==> flow/design.v <==
module converter (
    input wire [15:0] fixed_in,     
    output reg [15:0] float_out     
);
    reg sign;                       
    reg [4:0] exponent;             
    reg [10:0] mantissa;            
    reg [15:0] magnitude;           
    reg [4:0] leading_one;          
    always @(*) begin
        sign = fixed_in[15];                        
        magnitude = sign ? (~fixed_in + 1) : fixed_in;  
        casez (magnitude)
            16'b1???????????????: leading_one = 5'd15;
            16'b01??????????????: leading_one = 5'd14;
            16'b001?????????????: leading_one = 5'd13;
            16'b0001????????????: leading_one = 5'd12;
            16'b00001???????????: leading_one = 5'd11;
            16'b000001??????????: leading_one = 5'd10;
            16'b0000001?????????: leading_one = 5'd9;
            16'b00000001????????: leading_one = 5'd8;
            16'b000000001???????: leading_one = 5'd7;
            16'b0000000001??????: leading_one = 5'd6;
            16'b00000000001?????: leading_one = 5'd5;
            16'b000000000001????: leading_one = 5'd4;
            16'b0000000000001???: leading_one = 5'd3;
            16'b00000000000001??: leading_one = 5'd2;
            16'b000000000000001?: leading_one = 5'd1;
            16'b0000000000000001: leading_one = 5'd0;
            default: leading_one = 5'd0;
        endcase
        if (magnitude == 16'b0) begin
            exponent = 5'd0;     
            mantissa = 10'd0;
        end else begin
            exponent = 5'd15 + leading_one;  
            mantissa = (magnitude << (15 - leading_one)) >> 5; 
        end
        float_out = {sign, exponent, mantissa[9:0]};
    end
endmodule
`timescale 1ns / 1ps
module fifo #(
    parameter DATA_WIDTH = 8,
    parameter FIFO_DEPTH = 16
) (
    input wire clk,               
    input wire write_reset,      
    input wire write_enable,
    input wire [DATA_WIDTH-1:0] write_data,
    input wire fast_clk,          
    input wire read_reset,
    input wire read_enable,
    output reg [DATA_WIDTH-1:0] read_data,
    output reg empty_flag,
    output reg full_flag
);
    localparam POINTER_WIDTH = $clog2(FIFO_DEPTH);
    reg [DATA_WIDTH-1:0] memory[FIFO_DEPTH-1:0];
    reg [POINTER_WIDTH:0] write_pointer;
    reg [POINTER_WIDTH:0] write_pointer_gray;
    reg [POINTER_WIDTH:0] read_pointer_gray_sync_w;
    reg [POINTER_WIDTH:0] read_pointer;
    reg [POINTER_WIDTH:0] read_pointer_gray;
    reg [POINTER_WIDTH:0] write_pointer_gray_sync_r;
    always @(posedge clk or posedge write_reset) begin
        if (write_reset) begin
            write_pointer <= 0;
            write_pointer_gray <= 0;
        end else if (write_enable && !full_flag) begin
            memory[write_pointer[POINTER_WIDTH-1:0]] <= write_data;
            write_pointer <= write_pointer + 1;
            write_pointer_gray <= (write_pointer + 1) ^ ((write_pointer + 1) >> 1);  
        end
    end
    always @(posedge fast_clk or posedge read_reset) begin
        if (read_reset) begin
            read_pointer <= 0;
            read_pointer_gray <= 0;
        end else if (read_enable && !empty_flag) begin
            read_data <= memory[read_pointer[POINTER_WIDTH-1:0]];
            read_pointer <= read_pointer + 1;
            read_pointer_gray <= (read_pointer + 1) ^ ((read_pointer + 1) >> 1);  
        end
    end
    always @(posedge clk) begin
        read_pointer_gray_sync_w <= read_pointer_gray;  
    end
    always @(posedge fast_clk) begin
        write_pointer_gray_sync_r <= write_pointer_gray;  
    end
    always @(*) begin
        empty_flag = (read_pointer_gray == write_pointer_gray_sync_r);
        full_flag = (write_pointer_gray == {~read_pointer_gray_sync_w[POINTER_WIDTH:POINTER_WIDTH-1], read_pointer_gray_sync_w[POINTER_WIDTH-2:0]});
    end
endmodule
module imem (
    input wire clk,                        
    input wire rst,                        
    input wire shift_enable,               
    input wire [15:0] new_value,           
    output reg [1023:0] data_out           
);
    reg [15:0] memory [0:63];
    integer i;
    always @(posedge clk or posedge rst) begin
        if (rst) begin
            for (i = 0; i < 64; i = i + 1) begin
                memory[i] <= 16'b0;
            end
        end else if (shift_enable) begin
            for (i = 63; i > 0; i = i - 1) begin
                memory[i] <= memory[i-1];
            end
            memory[0] <= new_value;
        end
    end
    always @(posedge clk or posedge rst) begin
        if (rst) begin
            data_out <= 1024'b0;
        end else begin
            for (i = 0; i < 64; i = i + 1) begin
                data_out[(i*16) +: 16] <= memory[i];
            end
        end
    end
endmodule
module multiplier (
	input wire [15:0] a,
	input wire [15:0] b,
	output reg [31:0] product
);
	always @(*) begin
    	product = a * b;   
	end
endmodule
module alu_mac (
	input wire clk,
	input wire reset,
	input wire [1023:0] d,    	 
	input wire [1023:0] cmem, 	 
	output reg [31:0] out,    	 
	output reg done           	 
);
	reg [5:0] tap_index;      	 
	reg [31:0] sum;           	 
	wire [31:0] product;      	 
	wire [15:0] d_element;    	 
	wire [15:0] cmem_element; 	 
	assign d_element = d[(tap_index * 16) +: 16];
	assign cmem_element = cmem[(tap_index * 16) +: 16];
	multiplier mult_inst (
    	.a(d_element),
    	.b(cmem_element),
    	.product(product)
	);
	always @(posedge clk or posedge reset) begin
    	if (reset) begin
        	sum <= 32'b0;            
        	tap_index <= 6'b0;      
        	out <= 32'b0;           
        	done <= 1'b0;           
    	end else begin
        	if (tap_index < 63) begin
            	sum <= sum + product;   
            	tap_index <= tap_index + 1;  
            	done <= 1'b0;          
        	end else begin
            	sum <= sum + product;   
            	out <= sum;             
            	tap_index <= 6'b0;      
            	sum <= 32'b0;           
            	done <= 1'b1;           
        	end
    	end
	end
endmodule
module control (
    input wire clk,                  
    input wire fast_clk,             
    input wire reset,                
    input wire fifo_full,            
    input wire fifo_empty,           
    input wire mac_done,             
    output reg write_enable,         
    output reg read_enable,          
    output reg shift_enable,         
    output reg start_mac,            
    output reg done                  
);
    reg reset_sync1_clk, reset_sync2_clk;
    always @(posedge clk) begin
        reset_sync1_clk <= reset;
        reset_sync2_clk <= reset_sync1_clk;
    end
    wire synced_reset_clk = reset_sync2_clk;
    reg reset_sync1_fast, reset_sync2_fast;
    always @(posedge fast_clk) begin
        reset_sync1_fast <= reset;
        reset_sync2_fast <= reset_sync1_fast;
    end
    wire synced_reset_fast = reset_sync2_fast;
    typedef enum logic [1:0] {
        WRITE_IDLE,    
        FIFO_WRITE     
    } write_state_t;
    write_state_t write_state, next_write_state;
    typedef enum logic [2:0] {
        READ_IDLE,     
        FIFO_READ,     
        IMEM_SHIFT,    
        START_MAC,     
        WAIT_DONE      
    } read_state_t;
    read_state_t read_state, next_read_state;
    always @(posedge clk or posedge synced_reset_clk) begin
        if (synced_reset_clk) begin
            write_state <= WRITE_IDLE;
        end else begin
            write_state <= next_write_state;
        end
    end
    always @(*) begin
        case (write_state)
            WRITE_IDLE: begin
                if (!fifo_full)
                    next_write_state = FIFO_WRITE;  
                else
                    next_write_state = WRITE_IDLE;
            end
            FIFO_WRITE: begin
                if (fifo_full)
                    next_write_state = WRITE_IDLE;  
                else
                    next_write_state = FIFO_WRITE;
            end
            default: next_write_state = WRITE_IDLE;
        endcase
    end
    always @(posedge clk or posedge synced_reset_clk) begin
        if (synced_reset_clk) begin
            write_enable <= 1'b0;
        end else begin
            write_enable <= (write_state == FIFO_WRITE);
        end
    end
    always @(posedge fast_clk or posedge synced_reset_fast) begin
        if (synced_reset_fast) begin
            read_state <= READ_IDLE;
        end else begin
            read_state <= next_read_state;
        end
    end
    always @(*) begin
        case (read_state)
            READ_IDLE: begin
                if (!fifo_empty)
                    next_read_state = FIFO_READ;  
                else
                    next_read_state = READ_IDLE;
            end
            FIFO_READ: begin
                next_read_state = IMEM_SHIFT;     
            end
            IMEM_SHIFT: begin
                next_read_state = START_MAC;      
            end
            START_MAC: begin
                next_read_state = WAIT_DONE;      
            end
            WAIT_DONE: begin
                if (mac_done)
                    next_read_state = READ_IDLE;  
                else
                    next_read_state = WAIT_DONE;
            end
            default: next_read_state = READ_IDLE;
        endcase
    end
    always @(posedge fast_clk or posedge synced_reset_fast) begin
        if (synced_reset_fast) begin
            read_enable <= 1'b0;
            shift_enable <= 1'b0;
            start_mac <= 1'b0;
            done <= 1'b0;
        end else begin
            read_enable <= (read_state == FIFO_READ);
            shift_enable <= (read_state == IMEM_SHIFT);
            start_mac <= (read_state == START_MAC);
            done <= (read_state == WAIT_DONE && mac_done);
        end
    end
endmodule
module datapath (
    input wire clk,                   
    input wire fast_clk,              
    input wire reset,                 
    input wire write_enable,          
    input wire read_enable,           
    input wire shift_enable,          
    input wire cen,                   
    input wire wen,                   
    input wire [5:0] addr,            
    input wire [15:0] input_data,     
    input wire [1023:0] cmem_data_in,  
    output wire [31:0] result,        
    output wire fifo_empty,           
    output wire fifo_full,            
    output wire done                  
);
    wire [15:0] fifo_out;             
    wire [15:0] float_data;           
    wire [1023:0] imem_data;          
    wire [1023:0] cmem_flat_data;     
    wire [31:0] alu_out;              
    wire mac_done;                    
    fifo #(
        .DATA_WIDTH(16),
        .FIFO_DEPTH(64)
    ) fifo_inst (
        .clk(clk),
        .write_reset(reset),
        .write_enable(write_enable),
        .write_data(input_data),
        .fast_clk(fast_clk),
        .read_reset(reset),
        .read_enable(read_enable),
        .read_data(fifo_out),
        .empty_flag(fifo_empty),
        .full_flag(fifo_full)
    );
    converter converter_inst (
        .fixed_in(fifo_out),        
        .float_out(float_data)      
    );
    imem imem_inst (
        .clk(clk),
        .rst(reset),
        .shift_enable(shift_enable),
        .new_value(float_data),     
        .data_out(imem_data)
    );
    assign cmem_flat_data = cmem_data_in;
    alu_mac alu_mac_inst (
        .clk(fast_clk),
        .reset(reset),
        .d(imem_data),               
        .cmem(cmem_flat_data),       
        .out(alu_out),
        .done(mac_done)
    );
    assign result = alu_out;
    assign done = mac_done;
endmodule
module top_module (
    input wire clk,                 
    input wire reset,               
    input wire [15:0] input_data,   
    input wire [1023:0] cmem_data_in,  
    output wire [31:0] result,      
    output wire done                
);
    wire write_enable;      
    wire read_enable;       
    wire shift_enable;      
    wire fifo_empty;        
    wire fifo_full;         
    wire mac_done;          
    control control_inst (
        .clk(clk),
        .fast_clk(clk),
        .reset(reset),
        .fifo_full(fifo_full),
        .fifo_empty(fifo_empty),
        .mac_done(mac_done),
        .write_enable(write_enable),
        .read_enable(read_enable),
        .shift_enable(shift_enable),
        .done(done)
    );
    datapath datapath_inst (
        .clk(clk),
        .fast_clk(clk),
        .reset(reset),
        .write_enable(write_enable),
        .read_enable(read_enable),
        .shift_enable(shift_enable),
        .input_data(input_data),
        .cmem_data_in(cmem_data_in),
        .result(result),
        .fifo_empty(fifo_empty),
        .fifo_full(fifo_full),
        .done(mac_done)
    );
endmodule
==> flow/run.sh <==
#!/bin/bash
# the make line also repeats each setting of config.mk as NAME=value (left out here)
make -C /OpenROAD-flow-scripts/flow DESIGN_CONFIG=/design/flow/config.mk WORK_HOME=/design/flow/orfs CLKGATE_MAP_FILE= finish
==> flow/config.mk <==
export PLATFORM = sky130hd
export DESIGN_NAME = top_module
export DESIGN_NICKNAME = top_module
export VERILOG_FILES = /design/flow/design.v
export SDC_FILE = /design/flow/constraint.sdc
export NUM_CORES = 4
export LEC_CHECK = 0
export CAP_MARGIN = 20
export CORE_ASPECT_RATIO = 1.57
export CORE_MARGIN = 3
export CORE_UTILIZATION = 68
export CTS_CLUSTER_SIZE = 60
export HOLD_SLACK_MARGIN = 0.26
export SLEW_MARGIN = 20
==> flow/constraint.sdc <==
create_clock -name core_clock -period 7.36 [get_ports {clk}]
set_input_delay 1.4720 -clock core_clock [delete_from_list [all_inputs] [get_ports {clk}]]
set_output_delay 1.4720 -clock core_clock [all_outputs]
set_load 0.01 [all_outputs]
==> job_summary.md, run 1 <==
### Flow metrics

| Metric | Value |
|---|---|
| Worst Skew | `0.0886 ns` |
| Die ar. | `200000 sq um` |
| Vias in the first global route | `89.1k` |
| Distinct lib cells | `92` |
| Switch Pwr | `8.07 mW` |
| Reg2reg end | `datapath_inst.alu_mac_inst.sum[30]$_DFF_PP0_` |
| # DRC | `0` |
| Clock period minus final worst setup slack | `8.58 ns` |
| Die Y | `558 um` |
| Crit path to | `datapath_inst.alu_mac_inst.sum[30]$_DFF_PP0_` |
| Pleak | `70.3 nW` |
| Count of library flops with an enable pin | `1040` |
| End of the worst hold path | `control_inst.reset_sync2_clk$_DFF_P_` |
| Avg Cell Area, Syn | `16.9 sq um` |
| Clk. pwr | `14.8 mW` |
| M1 WL | `136000 um` |
| Comb group | `2.37 mW` |
| Total gr overflow | `0` |
| VDD IR max | `392 uV` |
| PwrDens | `223 nW/um^2` |
| Max incr delay on CP | `0.64 ns` |
| Nets | `10.7k` |
| Placed insts | `11.6k` |
| Setup TNS | `-17.48 ns` |
| Syn Nets | `9179` |
| Post-Route WL | `474000 um` |
| Placed cell areas | `150000 sq um` |
| Start point of the worst hold path | `control_inst.reset_sync1_fast$_DFF_P_` |
| Async S/R FF share, synth | `0.671` |
| Largest type area fraction | `0.408` |
| Dpl hpwl | `312000 um` |
| Cycle use final | `1.17` |
| Pwr Total | `35.9 mW` |
| DR vias/cell | `7.03` |
| GRT Util Overall | `0.483` |
| Combinational group share of total power | `0.066` |
| Buf+Inv Stages, Crit Path | `9` |
| Syn. warnings | `8` |
| Number of core rows | `202` |
| WL met3 | `62100 um` |
| H-Tree Depth | `5` |
| Met2 wire len | `220000 um` |
| 1st-pass router iterations | `17` |
| Comb area leader | `multiplexers` |
| Highest metal used | `met5` |
| Aoi share | `0.0441` |
| Slowest cell on crit path | `mux4_2` |
| FF-to-FF setup slack | `-1.22 ns` |
| CTS tree | `built` |
| Fmax | `117 MHz` |
| Adder share | `0.0445` |
| Synth Area in XOR/XNOR | `0.00576` |
| Init Core Util | `0.685` |
| Antenna violations before repair | `126` |
| Drt wl/cell | `38.8 um` |
| Chip Width | `358 um` |
| Status | `failed layout checks` |
| Sw Share | `0.225` |
| Seq. pwr | `18.7 mW` |
| First-pass GRT wire length | `659000 um` |
| Routability Congestion | `1.09` |
| Setup crit start kind | `flop` |
| Yosys chip area | `132000 sq um` |
| Hold Slack | `0.337 ns` |
| Top area cell types | `dfrtp_1 41%, edfxtp_1 24%, mux4_2 11%, mux2_2 9.0%, fa_1 3.4%` |
| Layout check faults | `negative setup slack` |
| Simple-Gate Area Share | `0.0304` |
| R2R Path Start | `datapath_inst.alu_mac_inst.tap_index[0]$_DFF_PP0_` |
| CP Class | `flop to flop` |
| Synth flops | `3211` |
| Seq pwr share | `0.521` |
| Top-count cell post-synth | `dfrtp_1` |
| Mux area share | `0.205` |
| DR iter-0 viols | `12.6k` |
| Max cap viols | `0` |
| Slew Limit Fails | `0` |
| Clock network fraction of total power | `0.413` |
| Clk buf depth | `4` |
| Core area | `193000 sq um` |
| Seq share, synth | `0.647` |
| I/O Buffers | `1074` |
| # Cells Yosys | `7802` |
| Final Worst Setup Slack | `-1.22 ns` |
| # fillers | `8961` |
| P_int | `27.8 mW` |
| Largest net degree at the start of global routing | `199` |
| Crit path top cell by count | `fa_1` |
| Post-route cell area | `161000 sq um` |
| Tightest Pin Transition | `1.23 ns` |
| Post-synthesis cell count | `7802` |
| Post-synth top area cell | `dfrtp_1` |
| CP startpoint | `datapath_inst.alu_mac_inst.tap_index[0]$_DFF_PP0_` |
| Worst EP arrival | `9.29 ns` |
| Hold Path Class | `flop to flop` |
| Worst reg2reg path depth | `29` |
| Ports | `1075` |
| Antenna Nets Post-Route | `0` |
| Final Non-Filler Cells | `12.2k` |
| Latency at later pin | `0.90 ns` |
| Endpoints failing setup | `22` |
| Relative slew slack | `0.171` |
| Vias | `86.0k` |
| Tool Warnings | `101` |
| CTS Buf Count | `277` |
| Crit path required time | `8.06 ns` |
| Synth top cells by count | `2154 x dfrtp_1, 1058 x mux2_2, 1040 x edfxtp_1` |
| RSZ-0062 raised after global routing | `yes` |
| Area grow syn2layout | `21.9%` |
| Worst path depth | `29` |
| CP top delay family | `adder cells` |
| Clk sinks | `3211` |
| Mapped Area | `132000 sq um` |
| Fin. Hold Viols | `0` |
| CP Capture Type | `flop` |
| Root buf cell | `clkbuf_16` |
| Worst-path maximum fanout | `7` |
| Main flop type | `dfrtp_1` |
| Reg clk slew, reported paths | `0.07 ns` |
| Pre-CTS WS | `-2.61 ns` |
| Top power group | `registers` |
| Hold depth | `0` |
| Final Core Density | `0.834` |
[repair_timing]
item	4_1_cts	5_1_grt
resized	132	121
cloned	5	2
pin swaps	83	57
setup endpoints to repair	23	24
buffers inserted	38	21
hold buffers	1	0
hold endpoints to repair	7	0
[routing by layer]
| metal | vias up | GRT usage |
|---|---|---|
| met3 | 2750 | 0.204 |
| met5 | - | 0.00659 |
| met1 | 43600 | 0.517 |
| met4 | 76 | 0.449 |
| li1 | 32500 | - |
| met2 | 7080 | 0.720 |
[final cells by class]
type	instances	area, sq um	area share
multi-input cells	3765	44300	0.275
clock inverters	120	1380	0.00857
well taps	2550	3190	0.0198
inverters	394	1510	0.00936
clock buffers	363	7610	0.0472
repair buffers	1721	17400	0.108
flip-flops and latches	3211	85500	0.531
diodes	110	275	0.00171
==> run 2, diff against run 1 <==
ABC_AREA = 0   (was unset)
CORE_ASPECT_RATIO = 0.63   (was 1.57)
CORE_MARGIN = 5   (was 3)
CORE_UTILIZATION = 71   (was 68)
CTS_CLUSTER_SIZE = unset   (was 60)
GPL_ROUTABILITY_DRIVEN = 0   (was unset)
HOLD_SLACK_MARGIN = unset   (was 0.26)
MIN_ROUTING_LAYER = met2   (was unset)
PLACE_DENSITY = 0.6   (was unset)
SETUP_SLACK_MARGIN = 1.5   (was unset)
clock period = 7.32 ns   (was 7.36 ns; I/O delays follow)
==> run 2 against run 1 <==
Synthesized cell count unchanged. Die size decreased by 2.4%. The run now fails in global routing. Area after synthesis unchanged.
==> job_summary.md, run 2 <==
### Yosys + OpenROAD results

| Metric | Value |
|---|---|
| Mapped Area | `132000 sq um (unchanged)` |
| Root buf cell | `clkbuf_16` |
| I/O Buffers | `1074 (unchanged)` |
| Hold_buf cts | `0 (-1)` |
| Aoi share | `0.0441 (unchanged)` |
| Distinct lib cells | `92 (unchanged)` |
| Simple-Gate Area Share | `0.0304 (unchanged)` |
| Core area | `185000 sq um (-4.3%)` |
| Count of library flops with an enable pin | `1040 (unchanged)` |
| Clk sinks | `3211 (unchanged)` |
| Top-count cell post-synth | `dfrtp_1` |
| Main flop type | `dfrtp_1` |
| Die Y | `352 um (-37%)` |
| Yosys chip area | `132000 sq um (unchanged)` |
| Avg Cell Area, Syn | `16.9 sq um (unchanged)` |
| Synth top cells by count | `2154 x dfrtp_1, 1058 x mux2_2, 1040 x edfxtp_1` |
| Syn Nets | `9179 (unchanged)` |
| Die ar. | `195000 sq um (-2.4%)` |
| Number of core rows | `125 (-38%)` |
| Run Error | `[ERROR GRT-0116] Global routing finished with congestion. Check the congestion regions in the DRC Viewer.` |
| # Cells Yosys | `7802 (unchanged)` |
| CTS Buf Count | `279 (+0.72%)` |
| Adder share | `0.0445 (unchanged)` |
| Post-synth top area cell | `dfrtp_1` |
| Chip Width | `554 um (+55%)` |
| Comb area leader | `multiplexers` |
| H-Tree Depth | `5 (unchanged)` |
| Synth flops | `3211 (unchanged)` |
| Seq share, synth | `0.647 (unchanged)` |
| Post-synthesis cell count | `7802 (unchanged)` |
| Total gr overflow | `226` |
| Ports | `1075 (unchanged)` |
| Synth Area in XOR/XNOR | `0.00576 (unchanged)` |
| GRT Util Overall | `0.750` |
| Mux area share | `0.205 (unchanged)` |
| Syn. warnings | `8 (unchanged)` |
| Stopped at | `global routing` |
| Init Core Util | `0.716 (+0.0311)` |
| Top area cell types | `dfrtp_1 41%, edfxtp_1 24%, mux4_2 11%, mux2_2 9.0%, fa_1 3.4%` |
| Status | `did not finish` |
| Clk buf depth | `4 (unchanged)` |
| Dpl hpwl | `295000 um (-5.5%)` |
| Async S/R FF share, synth | `0.671 (unchanged)` |
| Placed insts | `11.5k (-0.88%)` |
| Largest type area fraction | `0.408 (unchanged)` |
[run 2: what timing repair did]
| item | CTS |
|---|---|
| endpoints found under the hold margin | 0 |
| setup buffers | 43 |
| gates cloned | 11 |
| resized | 179 |
| endpoints found under the setup margin | 28 |
| pin swaps | 42 |
[run 2: routing by layer]
metal  GRT overflow  GRT usage
met5             26      0.532
met2             25      0.799
met1              -          -
met3            162      0.866
met4             13      0.510
[run 2: metrics by stage]
| step | worst slack, ns | area [sq um] |
|---|---|---|
| after floorplan | -29.09 | 132000 |
| after global placement | -2.36 | 150000 |
| after detailed placement | -2.60 | 150000 |
| after CTS | -1.22 | 160000 |
==> run 3, diff against run 2 <==
ABC_AREA = unset   (was 0)
CORE_ASPECT_RATIO = 1.57   (was 0.63)
CORE_MARGIN = 3   (was 5)
CORE_UTILIZATION = 70   (was 71)
CTS_CLUSTER_SIZE = 52   (was unset)
GPL_ROUTABILITY_DRIVEN = unset   (was 0)
MIN_ROUTING_LAYER = unset   (was met2)
PLACE_DENSITY = 0.75   (was 0.6)
SETUP_SLACK_MARGIN = 2.03   (was 1.5)
clock period = 6.97 ns   (was 7.32 ns; I/O delays follow)
==> run 3 against run 2 <==
The flow again stops in global routing. Area after synthesis unchanged. Synthesized cell count unchanged. Die size decreased by 0.47%.
==> job_summary.md, run 3 <==
### Yosys + OpenROAD results

| Metric | Value |
|---|---|
| Distinct lib cells | `92 (unchanged)` |
| Run Error | `[ERROR GRT-0116] Global routing finished with congestion. Check the congestion regions in the DRC Viewer.` |
| Mapped Area | `132000 sq um (unchanged)` |
| Hold_buf cts | `0 (unchanged)` |
| Clk sinks | `3211 (unchanged)` |
| Die Y | `550 um (+56%)` |
| Async S/R FF share, synth | `0.671 (unchanged)` |
| Synth flops | `3211 (unchanged)` |
| Mux area share | `0.205 (unchanged)` |
| Yosys chip area | `132000 sq um (unchanged)` |
| Routability Congestion | `1.06` |
| Largest type area fraction | `0.408 (unchanged)` |
| Adder share | `0.0445 (unchanged)` |
| Post-synthesis cell count | `7802 (unchanged)` |
| Synth top cells by count | `2154 x dfrtp_1, 1058 x mux2_2, 1040 x edfxtp_1` |
| Comb area leader | `multiplexers` |
| GRT Util Overall | `0.698` |
| Seq share, synth | `0.647 (unchanged)` |
| Main flop type | `dfrtp_1` |
| Chip Width | `353 um (-36%)` |
| # Cells Yosys | `7802 (unchanged)` |
| Stopped at | `global routing` |
| Syn Nets | `9179 (unchanged)` |
| Simple-Gate Area Share | `0.0304 (unchanged)` |
| Top area cell types | `dfrtp_1 41%, edfxtp_1 24%, mux4_2 11%, mux2_2 9.0%, fa_1 3.4%` |
| Die ar. | `194000 sq um (-0.47%)` |
| Clk buf depth | `4 (unchanged)` |
| Dpl hpwl | `337000 um (+14%)` |
| Total gr overflow | `142` |
| Aoi share | `0.0441 (unchanged)` |
| Init Core Util | `0.705 (-0.0106)` |
| Status | `did not finish` |
| I/O Buffers | `1074 (unchanged)` |
| Post-synth top area cell | `dfrtp_1` |
| CTS Buf Count | `276 (-1.1%)` |
| Top-count cell post-synth | `dfrtp_1` |
| Ports | `1075 (unchanged)` |
| Number of core rows | `199 (+59%)` |
| Synth Area in XOR/XNOR | `0.00576 (unchanged)` |
| H-Tree Depth | `5 (unchanged)` |
| Avg Cell Area, Syn | `16.9 sq um (unchanged)` |
| Syn. warnings | `8 (unchanged)` |
| Core area | `187000 sq um (+1.5%)` |
| Count of library flops with an enable pin | `1040 (unchanged)` |
| Root buf cell | `clkbuf_16` |
==> run 3: metrics by stage <==
stage	setup WS, ns	total power, mW	area, sq um	std cells
floorplan	-29.37	21.0	132000	7802
global placement	-3.53	22.3	150000	11600
detailed placement	-3.76	22.4	150000	11600
CTS	-1.73	38.3	161000	12100
==> run 3: metal layers <==
metal  overflow  track usage
met5          1        0.281
met1          2        0.670
met4         66        0.722
met2         64        0.904
met3          9        0.508
==> run 3: timing repair <==
item	4_1_cts
pin swaps	72
endpoints found under the setup margin	52
gates resized	220
setup buffers	67
cloned	5
==> run 4, diff against run 3 <==
CORE_ASPECT_RATIO = unset   (was 1.57)
CORE_MARGIN = 2   (was 3)
CORE_UTILIZATION = 57   (was 70)
CTS_CLUSTER_SIZE = unset   (was 52)
PLACE_DENSITY = 0.6   (was 0.75)
SETUP_SLACK_MARGIN = unset   (was 2.03)
clock period = 4.87 ns   (was 6.97 ns; I/O delays follow)
==> run 4 against run 3 <==
Now fails the layout checks on negative setup slack. Synthesized cell count is the same. Area after synthesis is the same. Die size grew 21%.
==> job_summary.md, run 4 <==
### Flow metrics

| Metric | Value |
|---|---|
| Root buf cell | `clkbuf_16` |
| Total gr overflow | `0` |
| Worst reg2reg path depth | `32` |
| Fin. Hold Viols | `0` |
| Hold Path Class | `flop to async pin` |
| Status | `failed layout checks` |
| H-Tree Depth | `5 (unchanged)` |
| Synth flops | `3211 (unchanged)` |
| CP startpoint | `datapath_inst.alu_mac_inst.tap_index[0]$_DFF_PP0_` |
| Routability Congestion | `0.998 (-6.1%)` |
| Largest net degree at the start of global routing | `196` |
| Combinational group share of total power | `0.064` |
| Latency at later pin | `1.01 ns` |
| Seq share, synth | `0.647 (unchanged)` |
| Post-synth top area cell | `dfrtp_1` |
| RSZ-0062 raised after global routing | `yes` |
| Seq. pwr | `28.2 mW` |
| DR iter-0 viols | `9713` |
| R2R Path Start | `datapath_inst.alu_mac_inst.tap_index[0]$_DFF_PP0_` |
| Setup crit start kind | `flop` |
| Init Core Util | `0.574 (-0.131)` |
| Layout check faults | `negative setup slack` |
| Synth Area in XOR/XNOR | `0.00576 (unchanged)` |
| Switch Pwr | `12.3 mW` |
| Aoi share | `0.0441 (unchanged)` |
| Area grow syn2layout | `25.2%` |
| Relative slew slack | `0.186` |
| Crit path to | `datapath_inst.alu_mac_inst.sum[30]$_DFF_PP0_` |
| CTS tree | `built` |
| Pre-CTS WS | `-4.60 ns (-0.838 ns)` |
| Final Core Density | `0.719` |
| Nets | `11.0k` |
| Top area cell types | `dfrtp_1 41%, edfxtp_1 24%, mux4_2 11%, mux2_2 9.0%, fa_1 3.4%` |
| Tool Warnings | `83` |
| Distinct lib cells | `92 (unchanged)` |
| 1st-pass router iterations | `10` |
| Clock period minus final worst setup slack | `8.66 ns` |
| DR vias/cell | `6.36` |
| Main flop type | `dfrtp_1` |
| CTS Buf Count | `329 (+19%)` |
| Clock network fraction of total power | `0.440` |
| FF-to-FF setup slack | `-3.79 ns` |
| Simple-Gate Area Share | `0.0304 (unchanged)` |
| Sw Share | `0.216` |
| Yosys chip area | `132000 sq um (unchanged)` |
| Pleak | `71.9 nW` |
| Vias | `82.4k` |
| Max cap viols | `0` |
| # Cells Yosys | `7802 (unchanged)` |
| Endpoints failing setup | `30` |
| Async S/R FF share, synth | `0.671 (unchanged)` |
| # fillers | `14.3k` |
| Vias in the first global route | `84.0k` |
| Buf+Inv Stages, Crit Path | `11` |
| CP top delay family | `adder cells` |
| Post-Route WL | `446000 um` |
| Final Worst Setup Slack | `-3.79 ns` |
| First-pass GRT wire length | `624000 um` |
| Seq pwr share | `0.497` |
| Comb group | `3.62 mW` |
| Die Y | `486 um (-12%)` |
| Post-route cell area | `166000 sq um` |
| Syn Nets | `9179 (unchanged)` |
| Fmax | `115 MHz` |
| Comb area leader | `multiplexers` |
| Post-synthesis cell count | `7802 (unchanged)` |
| Tightest Pin Transition | `1.22 ns` |
| Drt wl/cell | `34.4 um` |
| Clk sinks | `3211 (unchanged)` |
| Placed cell areas | `151000 sq um (+0.85%)` |
| Pwr Total | `56.8 mW` |
| Ports | `1075 (unchanged)` |
| Adder share | `0.0445 (unchanged)` |
| Top-count cell post-synth | `dfrtp_1` |
| Worst Skew | `0.118 ns` |
| P_int | `44.5 mW` |
| VDD IR max | `468 uV` |
| Worst path depth | `32` |
| Setup TNS | `-83.63 ns` |
| Antenna Nets Post-Route | `0` |
| Chip Width | `486 um (+38%)` |
| # DRC | `0` |
| Reg clk slew, reported paths | `0.07 ns` |
| PwrDens | `343 nW/um^2` |
| Worst EP arrival | `9.44 ns` |
| Slowest cell on crit path | `fa_2` |
| GRT Util Overall | `0.380` |
| Largest type area fraction | `0.408 (unchanged)` |
| Number of core rows | `176 (-12%)` |
| I/O Buffers | `1074 (unchanged)` |
| Worst-path maximum fanout | `7` |
| CP Capture Type | `flop` |
| Max incr delay on CP | `0.58 ns` |
| Clk. pwr | `25.0 mW` |
| Count of library flops with an enable pin | `1040 (unchanged)` |
| Slew Limit Fails | `0` |
| Top power group | `registers` |
| Synth top cells by count | `2154 x dfrtp_1, 1058 x mux2_2, 1040 x edfxtp_1` |
| Avg Cell Area, Syn | `16.9 sq um (unchanged)` |
| Dpl hpwl | `312000 um (-7.4%)` |
| Core area | `230000 sq um (+23%)` |
| CP Class | `flop to flop` |
| Reg2reg end | `datapath_inst.alu_mac_inst.sum[30]$_DFF_PP0_` |
| Crit path top cell by count | `buf_12` |
| Clk buf depth | `4 (unchanged)` |
| Syn. warnings | `8 (unchanged)` |
| Mux area share | `0.205 (unchanged)` |
| Mapped Area | `132000 sq um (unchanged)` |
| Die ar. | `236000 sq um (+21%)` |
| Antenna violations before repair | `115` |
| Crit path required time | `5.65 ns` |
| Cycle use final | `1.78` |
[run 4: layer usage]
layer	global-route usage	share of wire	up-vias
met5	0.00469	0.0012	-
li1	-	-	33100
met1	0.485	0.36	42900
met2	0.578	0.46	4937
met4	0.232	0.074	52
met3	0.112	0.11	1440
[run 4: what timing repair did]
action,CTS,global route
gates cloned,5,2
pin swaps,101,75
endpoints found under the setup margin,30,30
setup buffers,98,59
gates resized,230,130
hold buffers,0,0
[run 4: cell type report]
class	count	area, sq um	area share
diodes	101	253	0.00153
clock buffers	435	9160	0.0553
clock inverters	133	1510	0.00912
inverters	394	1520	0.00921
multi-input cells	3765	44500	0.269
flip-flops and latches	3211	85500	0.517
well taps	3026	3790	0.0229
repair buffers	1903	19300	0.117
[run 4: stage by stage]
stage	hold slack (ns)	instances
CTS	0.143	12800
global placement	0.122	12100
finish	0.134	13000
floorplan	0.0971	7802
detailed placement	0.139	12100
global route	0.186	12900
==> run 5, diff against run 4 <==
ABC_AREA = 1   (was unset)
CORE_UTILIZATION = 70   (was 57)
CTS_CLUSTER_SIZE = 75   (was unset)
HOLD_SLACK_MARGIN = 0.28   (was unset)
PLACE_DENSITY = 0.35   (was 0.6)
SETUP_SLACK_MARGIN = 1.61   (was unset)
clock period = 6.1 ns   (was 4.87 ns; I/O delays follow)
==> run 5 against run 4 <==
The flow now stops in global routing. Area after synthesis is 2.7% higher. Synthesized cell count is 69% higher. Die size is 16% lower.
==> job_summary.md, run 5 <==
### Yosys + OpenROAD results

| Metric | Value |
|---|---|
| Main flop type | `dfrtp_1` |
| Top area cell types | `dfrtp_1 40%, edfxtp_1 23%, o21ai_0 8.8%, nand2_1 5.3%, nor2_1 4.4%` |
| Die ar. | `197000 sq um (-16%)` |
| Init Core Util | `0.705 (+0.131)` |
| Syn Nets | `14.6k (+59%)` |
| Post-synthesis cell count | `13.2k (+69%)` |
| Clk sinks | `3211 (unchanged)` |
| Clk buf depth | `4 (unchanged)` |
| Distinct lib cells | `64 (-30%)` |
| Async S/R FF share, synth | `0.671 (unchanged)` |
| Synth Area in XOR/XNOR | `0.00252 (-0.00324)` |
| CTS Buf Count | `316 (-4.0%)` |
| Avg Cell Area, Syn | `10.3 sq um (-39%)` |
| Core area | `193000 sq um (-16%)` |
| Top-count cell post-synth | `o21ai_0` |
| Root buf cell | `clkbuf_16` |
| Largest type area fraction | `0.397 (-0.0106)` |
| Syn. warnings | `8 (unchanged)` |
| Routability Congestion | `1.02 (+2.1%)` |
| Placed cell areas | `156000 sq um (+2.8%)` |
| Run Error | `[ERROR GRT-0232] Routing congestion too high. Check the congestion heatmap in the GUI.` |
| Mux area share | `0.0000830 (-0.205)` |
| Aoi share | `0.144 (+0.0999)` |
| Adder share | `0.0433 (-0.00116)` |
| Mapped Area | `136000 sq um (+2.7%)` |
| Chip Width | `444 um (-8.5%)` |
| # Cells Yosys | `13.2k (+69%)` |
| Pre-CTS WS | `-3.60 ns (+0.999 ns)` |
| Die Y | `444 um (-8.5%)` |
| Status | `did not finish` |
| GRT Util Overall | `0.763` |
| Number of core rows | `161 (-8.5%)` |
| Seq share, synth | `0.630 (-0.0168)` |
| Placed insts | `17.0k (+40%)` |
| Simple-Gate Area Share | `0.119 (+0.0890)` |
| Comb area leader | `AND-OR/OR-AND gates` |
| I/O Buffers | `1074 (unchanged)` |
| H-Tree Depth | `5 (unchanged)` |
| Synth top cells by count | `2397 x o21ai_0, 2154 x dfrtp_1, 1905 x nand2_1` |
| Ports | `1075 (unchanged)` |
| Synth flops | `3211 (unchanged)` |
| Post-synth top area cell | `dfrtp_1` |
| Dpl hpwl | `349000 um (+12%)` |
| Count of library flops with an enable pin | `1040 (unchanged)` |
| Yosys chip area | `136000 sq um (+2.7%)` |
| Stopped at | `global routing` |
| Total gr overflow | `11` |
-- run 5: what timing repair did --
action                     CTS
hold buffers                 0
gates resized              349
buffers inserted            35
pin swaps                   59
setup endpoints to repair   36
cloned                      11
hold endpoints to repair     0
-- run 5: through the flow --
step           power (mW)  TNS, ns
2_1_floorplan        23.2        -
3_3_place_gp         24.4   -98.14
3_5_place_dp         24.4   -83.72
4_1_cts              43.8   -39.74
-- run 5: layer usage --
| layer | GRT overflow | track usage |
|---|---|---|
| met1 | 0 | 0.759 |
| met2 | 4 | 0.928 |
| met3 | 1 | 0.600 |
| met4 | 6 | 0.780 |
| met5 | 0 | 0.303 |
==> run 6, diff against run 5 <==
ABC_AREA = unset   (was 1)
CORE_ASPECT_RATIO = 1.57   (was unset)
CORE_MARGIN = 3   (was 2)
CORE_UTILIZATION = 59   (was 70)
CTS_CLUSTER_SIZE = unset   (was 75)
HOLD_SLACK_MARGIN = unset   (was 0.28)
PLACE_DENSITY = 0.75   (was 0.35)
SETUP_SLACK_MARGIN = unset   (was 1.61)
clock period = 6.97 ns   (was 6.1 ns; I/O delays follow)
==> run 6 against run 5 <==
Synthesized cell count decreased by 41%. Die size increased by 16%. Area after synthesis decreased by 2.6%. Now fails the layout checks on negative setup slack.
==> job_summary.md, run 6 <==
### Flow metrics

| Metric | Value |
|---|---|
| Yosys chip area | `132000 sq um (-2.6%)` |
| Synth Area in XOR/XNOR | `0.00576 (+0.00324)` |
| Post-Route WL | `446000 um` |
| Area grow syn2layout | `23.3%` |
| Aoi share | `0.0441 (-0.0999)` |
| Root buf cell | `clkbuf_16` |
| Pre-CTS WS | `-3.28 ns (+0.328 ns)` |
| Syn Nets | `9179 (-37%)` |
| Avg Cell Area, Syn | `16.9 sq um (+65%)` |
| PwrDens | `234 nW/um^2` |
| Hold Slack | `0.151 ns` |
| Buf+Inv Stages, Crit Path | `9` |
| Clk sinks | `3211 (unchanged)` |
| First-pass GRT wire length | `622000 um` |
| Nets | `10.8k` |
| Vias in the first global route | `85.1k` |
| Vias | `82.0k` |
| Synth top cells by count | `2154 x dfrtp_1, 1058 x mux2_2, 1040 x edfxtp_1` |
| Worst Skew | `0.103 ns` |
| Async S/R FF share, synth | `0.671 (unchanged)` |
| Init Core Util | `0.594 (-0.111)` |
| Adder share | `0.0445 (+0.00116)` |
| Max cap viols | `0` |
| Mapped Area | `132000 sq um (-2.6%)` |
| Pleak | `70.6 nW` |
| CP top delay family | `adder cells` |
| Worst EP arrival | `9.35 ns` |
| VDD IR max | `260 uV` |
| DR vias/cell | `6.42` |
| Setup TNS | `-24.95 ns` |
| Seq. pwr | `19.8 mW` |
| Worst-path maximum fanout | `7` |
| Antenna Nets Post-Route | `0` |
| CP Capture Type | `flop` |
| Comb area leader | `multiplexers` |
| Seq share, synth | `0.647 (+0.0168)` |
| Drt wl/cell | `34.9 um` |
| Main flop type | `dfrtp_1` |
| Clk. pwr | `15.7 mW` |
| Fin. Hold Viols | `0` |
| Chip Width | `384 um (-14%)` |
| Hold_buf cts | `0 (unchanged)` |
| Sw Share | `0.222` |
| Number of core rows | `217 (+35%)` |
| Hold Path Class | `flop to async pin` |
| Ports | `1075 (unchanged)` |
| Final Worst Setup Slack | `-1.67 ns` |
| Layout check faults | `negative setup slack` |
| # Cells Yosys | `7802 (-41%)` |
| Top power group | `registers` |
| Cycle use final | `1.24` |
| Combinational group share of total power | `0.067` |
| Simple-Gate Area Share | `0.0304 (-0.0890)` |
| Worst path depth | `31` |
| Pwr Total | `38.1 mW` |
| Total gr overflow | `0` |
| Syn. warnings | `8 (unchanged)` |
| CTS Buf Count | `281 (-11%)` |
| Die Y | `599 um (+35%)` |
| FF-to-FF setup slack | `-1.67 ns` |
| Worst reg2reg path depth | `31` |
| Post-synthesis cell count | `7802 (-41%)` |
| Mux area share | `0.205 (+0.205)` |
| P_int | `29.6 mW` |
| GRT Util Overall | `0.389` |
| RSZ-0062 raised after global routing | `yes` |
| Latency at later pin | `0.88 ns` |
| CP Class | `flop to flop` |
| Reg2reg end | `datapath_inst.alu_mac_inst.sum[30]$_DFF_PP0_` |
| Seq pwr share | `0.519` |
| Count of library flops with an enable pin | `1040 (unchanged)` |
| Dpl hpwl | `315000 um (-9.8%)` |
| Clock network fraction of total power | `0.414` |
| Reg clk slew, reported paths | `0.07 ns` |
| Switch Pwr | `8.43 mW` |
| Tightest Pin Transition | `1.20 ns` |
| Slowest cell on crit path | `fa_1` |
| Top area cell types | `dfrtp_1 41%, edfxtp_1 24%, mux4_2 11%, mux2_2 9.0%, fa_1 3.4%` |
| Tool Warnings | `115` |
| CP startpoint | `datapath_inst.alu_mac_inst.tap_index[0]$_DFF_PP0_` |
| Die ar. | `230000 sq um (+16%)` |
| Synth flops | `3211 (unchanged)` |
| Slew Limit Fails | `0` |
| Fmax | `116 MHz` |
| I/O Buffers | `1074 (unchanged)` |
| Core area | `223000 sq um (+16%)` |
| FF/Latch Area | `85500 sq um` |
| # DRC | `0` |
| Crit path to | `datapath_inst.alu_mac_inst.sum[30]$_DFF_PP0_` |
| Final Core Density | `0.732` |
| Endpoints failing setup | `24` |
| H-Tree Depth | `5 (unchanged)` |
| Post-synth top area cell | `dfrtp_1` |
| Comb group | `2.55 mW` |
| Crit path top cell by count | `fa_1` |
| Max incr delay on CP | `0.61 ns` |
| Top-count cell post-synth | `dfrtp_1` |
| Distinct lib cells | `92 (+44%)` |
| 1st-pass router iterations | `7` |
| DR iter-0 viols | `9802` |
| Status | `failed layout checks` |
| Routability Congestion | `1.02 (+0.12%)` |
| Largest type area fraction | `0.408 (+0.0106)` |
| Logic area | `44600 sq um` |
| Crit path required time | `7.68 ns` |
| Clock period minus final worst setup slack | `8.64 ns` |
| Relative slew slack | `0.203` |
| Largest net degree at the start of global routing | `204` |
| CTS tree | `built` |
| Clk buf depth | `4 (unchanged)` |
| # fillers | `13.6k` |
| Antenna violations before repair | `126` |
| Setup crit start kind | `flop` |
| R2R Path Start | `datapath_inst.alu_mac_inst.tap_index[0]$_DFF_PP0_` |
## run 6: final cells by class
type / count / area share
inverters: 394 / 0.00918
clock inverters: 126 / 0.00819
well taps: 2956 / 0.0227
diodes: 136 / 0.00209
multi-input cells: 3765 / 0.273
repair buffers: 1806 / 0.111
flip-flops and latches: 3211 / 0.525
clock buffers: 376 / 0.0486
## run 6: metal layers
metal | track usage | vias up | routed length (um) | share of wire
met2 | 0.624 | 5126 | 215000 | 0.48
met5 | 0.00210 | - | 765 | 0.0017
met3 | 0.0957 | 1582 | 45500 | 0.10
met4 | 0.292 | 32 | 41900 | 0.094
met1 | 0.456 | 42500 | 143000 | 0.32
li1 | - | 32700 | - | -
## run 6: per-stage QoR
| step | instance area [sq um] | std cells |
|---|---|---|
| after floorplan | 132000 | 7802 |
| after global placement | 151000 | 12000 |
| after detailed placement | 151000 | 12000 |
| after CTS | 161000 | 12600 |
| after global routing | 163000 | 12700 |
| final | 163000 | 12800 |
## run 6: timing repair
action / CTS / global route
setup endpoints to repair: 25 / 25
pin swaps: 51 / 90
buffers inserted: 57 / 50
gates resized: 133 / 159
cloned: 10 / 2
endpoints found under the hold margin: 0 / 0
==> run 7, diff against run 6 <==
CAP_MARGIN = 0   (was 20)
CORE_ASPECT_RATIO = unset   (was 1.57)
CORE_MARGIN = 2   (was 3)
CORE_UTILIZATION = 70   (was 59)
CTS_CLUSTER_SIZE = 58   (was unset)
HOLD_SLACK_MARGIN = -0.09   (was unset)
PLACE_DENSITY = unset   (was 0.75)
SETUP_SLACK_MARGIN = 2.25   (was unset)
clock period = 8.75 ns   (was 6.97 ns; I/O delays follow)
==> run 7 against run 6 <==
The flow now stops in global routing. Area after synthesis did not move. Die size shrank 16%. Synthesized cell count stayed put.
==> job_summary.md, run 7 <==
### Yosys + OpenROAD results

| Metric | Value |
|---|---|
| Avg Cell Area, Syn | `16.9 sq um (unchanged)` |
| # Cells Yosys | `7802 (unchanged)` |
| Syn Nets | `9179 (unchanged)` |
| Routability Congestion | `1.02 (about the same)` |
| Die ar. | `192000 sq um (-16%)` |
| Synth flops | `3211 (unchanged)` |
| Post-synthesis cell count | `7802 (unchanged)` |
| Adder share | `0.0445 (unchanged)` |
| Count of library flops with an enable pin | `1040 (unchanged)` |
| Dpl hpwl | `309000 um (-1.8%)` |
| Mux area share | `0.205 (unchanged)` |
| Clk sinks | `3211 (unchanged)` |
| Distinct lib cells | `92 (unchanged)` |
| Mapped Area | `132000 sq um (unchanged)` |
| Top-count cell post-synth | `dfrtp_1` |
| H-Tree Depth | `5 (unchanged)` |
| Post-synth top area cell | `dfrtp_1` |
| Aoi share | `0.0441 (unchanged)` |
| Synth top cells by count | `2154 x dfrtp_1, 1058 x mux2_2, 1040 x edfxtp_1` |
| Die Y | `439 um (-27%)` |
| Stopped at | `global routing` |
| Placed insts | `11.5k (-4.6%)` |
| I/O Buffers | `1074 (unchanged)` |
| Init Core Util | `0.704 (+0.110)` |
| Number of core rows | `159 (-27%)` |
| Comb area leader | `multiplexers` |
| Main flop type | `dfrtp_1` |
| Ports | `1075 (unchanged)` |
| Clk buf depth | `4 (unchanged)` |
| Status | `did not finish` |
| Async S/R FF share, synth | `0.671 (unchanged)` |
| Synth Area in XOR/XNOR | `0.00576 (unchanged)` |
| Root buf cell | `clkbuf_16` |
| Simple-Gate Area Share | `0.0304 (unchanged)` |
| Run Error | `[ERROR GRT-0228] Horizontal edge usage exceeds the maximum allowed. (12, 34) usage=65535 limit=3200` |
| Pre-CTS WS | `-1.34 ns (+1.93 ns)` |
| Seq share, synth | `0.647 (unchanged)` |
| Core area | `188000 sq um (-16%)` |
| Largest type area fraction | `0.408 (unchanged)` |
| CTS Buf Count | `317 (+13%)` |
| Top area cell types | `dfrtp_1 41%, edfxtp_1 24%, mux4_2 11%, mux2_2 9.0%, fa_1 3.4%` |
| Chip Width | `439 um (+14%)` |
| Yosys chip area | `132000 sq um (unchanged)` |
| Syn. warnings | `8 (unchanged)` |
[run 7: through the flow]
step,util,instance area [sq um]
floorplan,-,132000
global placement,0.797,150000
detailed placement,0.797,150000
CTS,0.857,161000
[run 7: timing repair]
item	CTS
endpoints found under the setup margin	27
buffers inserted	51
pin swaps	97
hold buffers	0
gates cloned	10
resized	473
==> run 8, diff against run 7 <==
CAP_MARGIN = 20   (was 0)
CORE_UTILIZATION = 40   (was 70)
CTS_CLUSTER_DIAMETER = 285   (was unset)
CTS_CLUSTER_SIZE = unset   (was 58)
HOLD_SLACK_MARGIN = unset   (was -0.09)
SETUP_SLACK_MARGIN = -0.87   (was 2.25)
SLEW_MARGIN = 0   (was 20)
clock period = 12.0 ns   (was 8.75 ns; I/O delays follow)
==> run 8 against run 7 <==
The run now finishes clean. Area after synthesis unchanged. Die size grew 74%. Synthesized cell count is the same.
==> job_summary.md, run 8 <==
### Flow metrics

| Metric | Value |
|---|---|
| Buf+Inv Stages, Crit Path | `5` |
| Largest type area fraction | `0.408 (unchanged)` |
| Mux area share | `0.205 (unchanged)` |
| Simple-Gate Area Share | `0.0304 (unchanged)` |
| Aoi share | `0.0441 (unchanged)` |
| Syn. warnings | `8 (unchanged)` |
| CP startpoint | `cmem_data_in[739]` |
| Hold_buf cts | `0 (unchanged)` |
| CP Class | `input port to flop` |
| Nets | `10.4k` |
| Setup TNS | `0 ns` |
| Slew Limit Fails | `0` |
| Seq share, synth | `0.647 (unchanged)` |
| Status | `no timing/DRC/antenna violations` |
| Seq. pwr | `11.5 mW` |
| Seq pwr share | `0.498` |
| Slowest cell on crit path | `clkdlybuf4s50_1` |
| Async S/R FF share, synth | `0.671 (unchanged)` |
| First-pass GRT wire length | `638000 um` |
| Final Worst Setup Slack | `1.51 ns` |
| Max cap viols | `0` |
| Switch Pwr | `5.14 mW` |
| Die Y | `579 um (+32%)` |
| Fmax | `95.4 MHz` |
| DR vias/cell | `5.70` |
| Crit path to | `datapath_inst.alu_mac_inst.sum[30]$_DFF_PP0_` |
| Adder share | `0.0445 (unchanged)` |
| Top power group | `registers` |
| Comb area leader | `multiplexers` |
| Tool Warnings | `75` |
| Comb group | `1.25 mW` |
| Clk buf depth | `4 (unchanged)` |
| Worst EP arrival | `11.27 ns` |
| Post-synth top area cell | `dfrtp_1` |
| Worst Skew | `0.101 ns` |
| GRT Util Overall | `0.276` |
| Combinational group share of total power | `0.054` |
| Top area cell types | `dfrtp_1 41%, edfxtp_1 24%, mux4_2 11%, mux2_2 9.0%, fa_1 3.4%` |
| Main flop type | `dfrtp_1` |
| Synth Area in XOR/XNOR | `0.00576 (unchanged)` |
| Total gr overflow | `0` |
| H-Tree Depth | `5 (unchanged)` |
| Post CTS Setup Buffer Count | `0 (-100%)` |
| PwrDens | `143 nW/um^2` |
| Area grow syn2layout | `21.7%` |
| Reg2reg end | `datapath_inst.alu_mac_inst.sum[30]$_DFF_PP0_` |
| Number of core rows | `211 (+33%)` |
| Clk sinks | `3211 (unchanged)` |
| CTS Buf Count | `332 (+4.7%)` |
| Pleak | `68.5 nW` |
| Post-CTS sizing | `0 (-100%)` |
| Sw Share | `0.223` |
| Final Core Density | `0.488` |
| # DRC | `0` |
| CP Capture Type | `flop` |
| VDD IR max | `116 uV` |
| Relative slew slack | `0.191` |
| Avg Cell Area, Syn | `16.9 sq um (unchanged)` |
| Antenna violations before repair | `157` |
| Yosys chip area | `132000 sq um (unchanged)` |
| Chip Width | `579 um (+32%)` |
| Worst path depth | `24` |
| Core area | `330000 sq um (+76%)` |
| Ports | `1075 (unchanged)` |
| Fin. Hold Viols | `0` |
| R2R Path Start | `datapath_inst.alu_mac_inst.tap_index[0]$_DFF_PP0_` |
| Root buf cell | `clkbuf_16` |
| Clk. pwr | `10.3 mW` |
| Setup crit start kind | `input port` |
| FF-to-FF setup slack | `1.73 ns` |
| Hold Slack | `0.133 ns` |
| Drt wl/cell | `33.4 um` |
| Hold Path Class | `flop to async pin` |
| CTS tree | `built` |
| 1st-pass router iterations | `6` |
| Crit path required time | `12.78 ns` |
| Tightest Pin Transition | `1.21 ns` |
| Vias in the first global route | `80.1k` |
| Max incr delay on CP | `0.85 ns` |
| Clock period minus final worst setup slack | `10.49 ns` |
| Synth top cells by count | `2154 x dfrtp_1, 1058 x mux2_2, 1040 x edfxtp_1` |
| Pre-CTS WS | `0.770 ns (+2.12 ns)` |
| Endpoints failing setup | `0` |
| P_int | `17.9 mW` |
| Antenna Nets Post-Route | `0` |
| Init Core Util | `0.401 (-0.303)` |
| Worst reg2reg path depth | `27` |
| Mapped Area | `132000 sq um (unchanged)` |
| Routability Congestion | `0.937 (-8.1%)` |
| RSZ-0062 raised after global routing | `no` |
| Crit path top cell by count | `fa_1` |
| Synth flops | `3211 (unchanged)` |
| Top-count cell post-synth | `dfrtp_1` |
| I/O Buffers | `1074 (unchanged)` |
| Cycle use final | `0.874` |
| Post-synthesis cell count | `7802 (unchanged)` |
| CP top delay family | `adder cells` |
| Largest net degree at the start of global routing | `202` |
| Post-route cell area | `161000 sq um` |
| Count of library flops with an enable pin | `1040 (unchanged)` |
| Latency at later pin | `0.92 ns` |
| Worst-path maximum fanout | `16` |
| Die ar. | `335000 sq um (+74%)` |
| Placed cell areas | `149000 sq um (-0.22%)` |
| DR iter-0 viols | `8305` |
| Clock network fraction of total power | `0.448` |
| Distinct lib cells | `92 (unchanged)` |
| Post-Route WL | `462000 um` |
| Dpl hpwl | `318000 um (+2.8%)` |
| # Cells Yosys | `7802 (unchanged)` |
| Syn Nets | `9179 (unchanged)` |
| Reg clk slew, reported paths | `0.06 ns` |
| Vias | `78.9k` |
| Critical path, cell by cell | `clkdlybuf4s50_1, mux4_2, mux4_2, mux4_2, and2_1, fa_1, inv_1, fa_1, fa_1, inv_1, fa_1, fa_1, inv_1, fa_1, inv_1, ha_1, nand4_1, o41ai_1, o2111ai_1, a311oi_1, o211ai_1, a21oi_1, o21ai_0, and3b_1` |
-- run 8: area by class of cell --
cell class	instances	area (sq um)
diodes	159	398
multi-input cells	3765	43700
clock buffers	475	9530
repair buffers	1354	13300
flip-flops and latches	3211	85500
clock inverters	125	1500
well taps	4366	5460
inverters	394	1490
fillers	27500	169000
-- run 8: stage by stage --
stage | total power [mW] | instances
2_1_floorplan | 12.2 | 7802
3_3_place_gp | 12.9 | 13100
3_5_place_dp | 12.9 | 13100
4_1_cts | 23.3 | 13700
5_1_grt | 23.8 | 13800
6_report | 23.1 | 13800
-- run 8: layer usage --
layer	GRT usage	vias up	wire, um
li1	-	32000	-
met1	0.325	41700	164000
met2	0.435	3965	221000
met3	0.0780	1154	40900
met4	0.197	62	35500
met5	0	-	412
==> run 9, diff against run 8 <==
CORE_UTILIZATION = 58   (was 40)
CTS_CLUSTER_DIAMETER = unset   (was 285)
SETUP_SLACK_MARGIN = 2.33   (was -0.87)
SLEW_MARGIN = 20   (was 0)
clock period = 8.81 ns   (was 12.0 ns; I/O delays follow)
==> run 9 against run 8 <==
The layout now fails its checks (negative setup slack). Sequential share of layout area shrank 0.66 points. Total power grew 35%. Die size shrank 31%. Worst hold slack lost 0.017 ns. Combinational power grew about 50%.
==> job_summary.md, run 9 <==
### Flow metrics

| Metric | Value |
|---|---|
| Cycle use final | `1.00 (+0.127)` |
| Buf+Inv Stages, Crit Path | `7 (+2)` |
| Seq. pwr | `15.6 mW (+36%)` |
| Seq pwr share | `0.500 (+0.002)` |
| Tightest Pin Transition | `1.19 ns (-0.0214 ns)` |
| Clock period minus final worst setup slack | `8.82 ns` |
| R2R Path Start | `datapath_inst.alu_mac_inst.tap_index[0]$_DFF_PP0_` |
| Combinational group share of total power | `0.060 (+0.006)` |
| Vias in the first global route | `82.3k (+2.7%)` |
| Final Worst Setup Slack | `-0.0113 ns (-1.52 ns)` |
| H-Tree Depth | `5 (unchanged)` |
| Clk sinks | `3211 (unchanged)` |
| FF-to-FF setup slack | `0.09 ns (-1.64 ns)` |
| Mapped Area | `132000 sq um (unchanged)` |
| Largest net degree at the start of global routing | `209 (+3.5%)` |
| Reg2reg end | `datapath_inst.alu_mac_inst.sum[30]$_DFF_PP0_` |
| Mux area share | `0.205 (unchanged)` |
| Setup TNS | `-0.0113 ns (-0.0113 ns)` |
| Dpl hpwl | `298000 um (-6.3%)` |
| Reg clk slew, reported paths | `0.06 ns (about the same)` |
| Relative slew slack | `0.205 (+0.0142)` |
| DR iter-0 viols | `9913 (+19%)` |
| Seq share, synth | `0.647 (unchanged)` |
| Main flop type | `dfrtp_1` |
| Crit path top cell by count | `fa_1` |
| P_int | `24.5 mW (+37%)` |
| Number of core rows | `175 (-17%)` |
| Chip Width | `481 um (-17%)` |
| Latency at later pin | `0.99 ns (+0.07 ns)` |
| Worst reg2reg path depth | `31 (+15%)` |
| VDD IR max | `236 uV (+100%)` |
| Synth Area in XOR/XNOR | `0.00576 (unchanged)` |
| PwrDens | `192 nW/um^2 (+34%)` |
| Clock network fraction of total power | `0.440 (-0.008)` |
| Syn Nets | `9179 (unchanged)` |
| Top-count cell post-synth | `dfrtp_1` |
| Hold Slack | `0.116 ns (-0.0171 ns)` |
| Post-synthesis cell count | `7802 (unchanged)` |
| Endpoints failing setup | `1 (+1)` |
| Root buf cell | `clkbuf_16` |
| Post-Route WL | `437000 um (-5.5%)` |
| CTS Buf Count | `330 (-0.60%)` |
| Layout check faults | `negative setup slack` |
| DR vias/cell | `6.37 (+12%)` |
| Worst-path maximum fanout | `6 (-10)` |
| Slew Limit Fails | `0 (unchanged)` |
| Worst EP arrival | `9.60 ns (-1.67 ns)` |
| Tool Warnings | `119 (+59%)` |
| Core area | `227000 sq um (-31%)` |
| Post-synth top area cell | `dfrtp_1` |
| Hold Path Class | `flop to async pin` |
| Synth flops | `3211 (unchanged)` |
| # DRC | `0 (unchanged)` |
| Fmax | `113 MHz` |
| CP Capture Type | `flop` |
| Distinct lib cells | `92 (unchanged)` |
| Comb area leader | `multiplexers` |
| Fin. Hold Viols | `0 (unchanged)` |
| CP top delay family | `adder cells` |
| 1st-pass router iterations | `6 (unchanged)` |
| RSZ-0062 raised after global routing | `yes` |
| Die ar. | `232000 sq um (-31%)` |
| # Cells Yosys | `7802 (unchanged)` |
| GRT Util Overall | `0.378 (+0.102)` |
| Simple-Gate Area Share | `0.0304 (unchanged)` |
| I/O Buffers | `1074 (unchanged)` |
| Adder share | `0.0445 (unchanged)` |
| Total gr overflow | `0 (unchanged)` |
| Switch Pwr | `6.71 mW (+31%)` |
| Worst Skew | `0.110 ns (+0.00907 ns)` |
| Routability Congestion | `0.984 (+5.0%)` |
| Nets | `10.7k (+2.9%)` |
| Ports | `1075 (unchanged)` |
| Setup crit start kind | `input port` |
| Vias | `81.1k (+2.8%)` |
| Antenna Nets Post-Route | `0 (unchanged)` |
| Drt wl/cell | `34.3 um (+2.7%)` |
| Hold_buf cts | `0 (unchanged)` |
| Max cap viols | `0 (unchanged)` |
| Crit path to | `datapath_inst.alu_mac_inst.sum[30]$_DFF_PP0_` |
| Clk buf depth | `4 (unchanged)` |
| CP startpoint | `cmem_data_in[706]` |
| Top power group | `registers` |
| Worst path depth | `28 (+17%)` |
| Crit path required time | `9.59 ns (-3.19 ns)` |
| Comb group | `1.88 mW (+50%)` |
| Antenna violations before repair | `124 (-21%)` |
| Sw Share | `0.215 (-0.00784)` |
| CP Class | `input port to flop` |
| Largest type area fraction | `0.408 (unchanged)` |
| Yosys chip area | `132000 sq um (unchanged)` |
| Clk. pwr | `13.7 mW (+33%)` |
| Status | `failed layout checks` |
| Slowest cell on crit path | `mux4_2` |
| Max incr delay on CP | `0.58 ns (-0.27 ns)` |
| Synth top cells by count | `2154 x dfrtp_1, 1058 x mux2_2, 1040 x edfxtp_1` |
| Async S/R FF share, synth | `0.671 (unchanged)` |
| First-pass GRT wire length | `608000 um (-4.6%)` |
| CTS tree | `built` |
| Count of library flops with an enable pin | `1040 (unchanged)` |
| Syn. warnings | `8 (unchanged)` |
| Avg Cell Area, Syn | `16.9 sq um (unchanged)` |
| Aoi share | `0.0441 (unchanged)` |
| Area grow syn2layout | `23.2%` |
| Pleak | `71.0 nW (+3.6%)` |
| Init Core Util | `0.582 (+0.181)` |
| Die Y | `481 um (-17%)` |
| Top area cell types | `dfrtp_1 41%, edfxtp_1 24%, mux4_2 11%, mux2_2 9.0%, fa_1 3.4%` |
==> run 9: layout make-up <==
cell class / instances / area [sq um]
tap: 3009 / 3760
antenna: 125 / 313
inverter: 394 / 1490
clock inverter: 114 / 1200
sequential: 3211 / 85500
timing repair buffer: 1662 / 17000
multi-input combinational: 3765 / 44300
clock buffer: 457 / 9410
fill: 14200 / 64200
==> run 9: per-layer routing <==
layer  GRT usage  vias up  wire length [um]
li1            -    32600                 -
met1       0.486    42300            156000
met2       0.562     4796            199000
met3       0.120     1342             49800
met4       0.237       56             31900
met5     0.00808        -               376
==> run 9: metrics by stage <==
step | std cells | area, sq um | util | power, mW | setup slack [ns]
after floorplan | 7802 | 132000 | - | 16.6 | -27.90
after global placement | 11900 | 150000 | 0.660 | 17.6 | -1.47
after detailed placement | 11900 | 150000 | 0.660 | 17.7 | -1.46
after CTS | 12600 | 162000 | 0.711 | 31.3 | 0.191
after global routing | 12700 | 163000 | 0.717 | 32.1 | -0.154
final | 12700 | 163000 | 0.717 | 31.2 | -0.0113
==> run 9: what timing repair did <==
item | 4_1_cts | 5_1_grt
cloned | 2 | 4
pin swaps | 82 | 35
setup endpoints to repair | 28 | 27
setup buffers | 42 | 47
gates resized | 142 | 158
==> run 10, diff against run 9 <==
ABC_AREA = 1   (was unset)
CORE_UTILIZATION = 72   (was 58)
CTS_CLUSTER_SIZE = 75   (was unset)
PLACE_DENSITY_LB_ADDON = 0.01   (was unset)
SETUP_SLACK_MARGIN = 1.63   (was 2.33)
clock period = 6.1 ns   (was 8.81 ns; I/O delays follow)
==> run 10 against run 9 <==
The flow now stops in global routing. Die size down 17%. Area after synthesis up 2.7%. Synthesized cell count up 69%.
==> job_summary.md, run 10 <==
### Yosys + OpenROAD results

| Metric | Value |
|---|---|
| Chip Width | `438 um (-9.0%)` |
| Post-synthesis cell count | `13.2k (+69%)` |
| I/O Buffers | `1074 (unchanged)` |
| Distinct lib cells | `64 (-30%)` |
| Number of core rows | `159 (-9.1%)` |
| Avg Cell Area, Syn | `10.3 sq um (-39%)` |
| Adder share | `0.0433 (-0.00116)` |
| Async S/R FF share, synth | `0.671 (unchanged)` |
| Synth flops | `3211 (unchanged)` |
| CTS Buf Count | `316 (-4.2%)` |
| H-Tree Depth | `5 (unchanged)` |
| Die ar. | `192000 sq um (-17%)` |
| Top area cell types | `dfrtp_1 40%, edfxtp_1 23%, o21ai_0 8.8%, nand2_1 5.3%, nor2_1 4.4%` |
| Clk sinks | `3211 (unchanged)` |
| GRT Util Overall | `0.835` |
| Dpl hpwl | `349000 um (+17%)` |
| Main flop type | `dfrtp_1` |
| Top-count cell post-synth | `o21ai_0` |
| Aoi share | `0.144 (+0.0999)` |
| Init Core Util | `0.723 (+0.141)` |
| Post-synth top area cell | `dfrtp_1` |
| Syn Nets | `14.6k (+59%)` |
| Synth Area in XOR/XNOR | `0.00252 (-0.00324)` |
| Synth top cells by count | `2397 x o21ai_0, 2154 x dfrtp_1, 1905 x nand2_1` |
| Mapped Area | `136000 sq um (+2.7%)` |
| Mux area share | `0.0000830 (-0.205)` |
| Clk buf depth | `4 (unchanged)` |
| Hold_buf cts | `0 (unchanged)` |
| Total gr overflow | `528` |
| Syn. warnings | `8 (unchanged)` |
| Seq share, synth | `0.630 (-0.0168)` |
| # Cells Yosys | `13.2k (+69%)` |
| Count of library flops with an enable pin | `1040 (unchanged)` |
| Run Error | `[ERROR GRT-0116] Global routing finished with congestion. Check the congestion regions in the DRC Viewer.` |
| Core area | `188000 sq um (-17%)` |
| Stopped at | `global routing` |
| Largest type area fraction | `0.397 (-0.0106)` |
| Die Y | `438 um (-9.0%)` |
| Comb area leader | `AND-OR/OR-AND gates` |
| Yosys chip area | `136000 sq um (+2.7%)` |
| Routability Congestion | `1.01 (+2.3%)` |
| Simple-Gate Area Share | `0.119 (+0.0890)` |
| Placed insts | `17.0k (+42%)` |
| Ports | `1075 (unchanged)` |
| Root buf cell | `clkbuf_16` |
| Status | `did not finish` |
## run 10: what timing repair did
action                                  in CTS
pin swaps                                  166
cloned                                      37
hold endpoints to repair                     0
endpoints found under the setup margin      39
resized                                    819
buffers inserted                           108
## run 10: routing by layer
metal  GRT overflow  global-route usage
met1             11               0.837
met2            261               0.959
met3             29               0.727
met4            226               0.812
met5              1               0.520
## run 10: through the flow
step	cell area [sq um]	setup WS (ns)	hold WS, ns
after floorplan	136000	-24.94	0.0971
after global placement	155000	-3.30	0.222
after detailed placement	155000	-3.07	0.247
after CTS	170000	-1.82	0.259
No activity file was given, so power comes from the tool's default toggle rates.
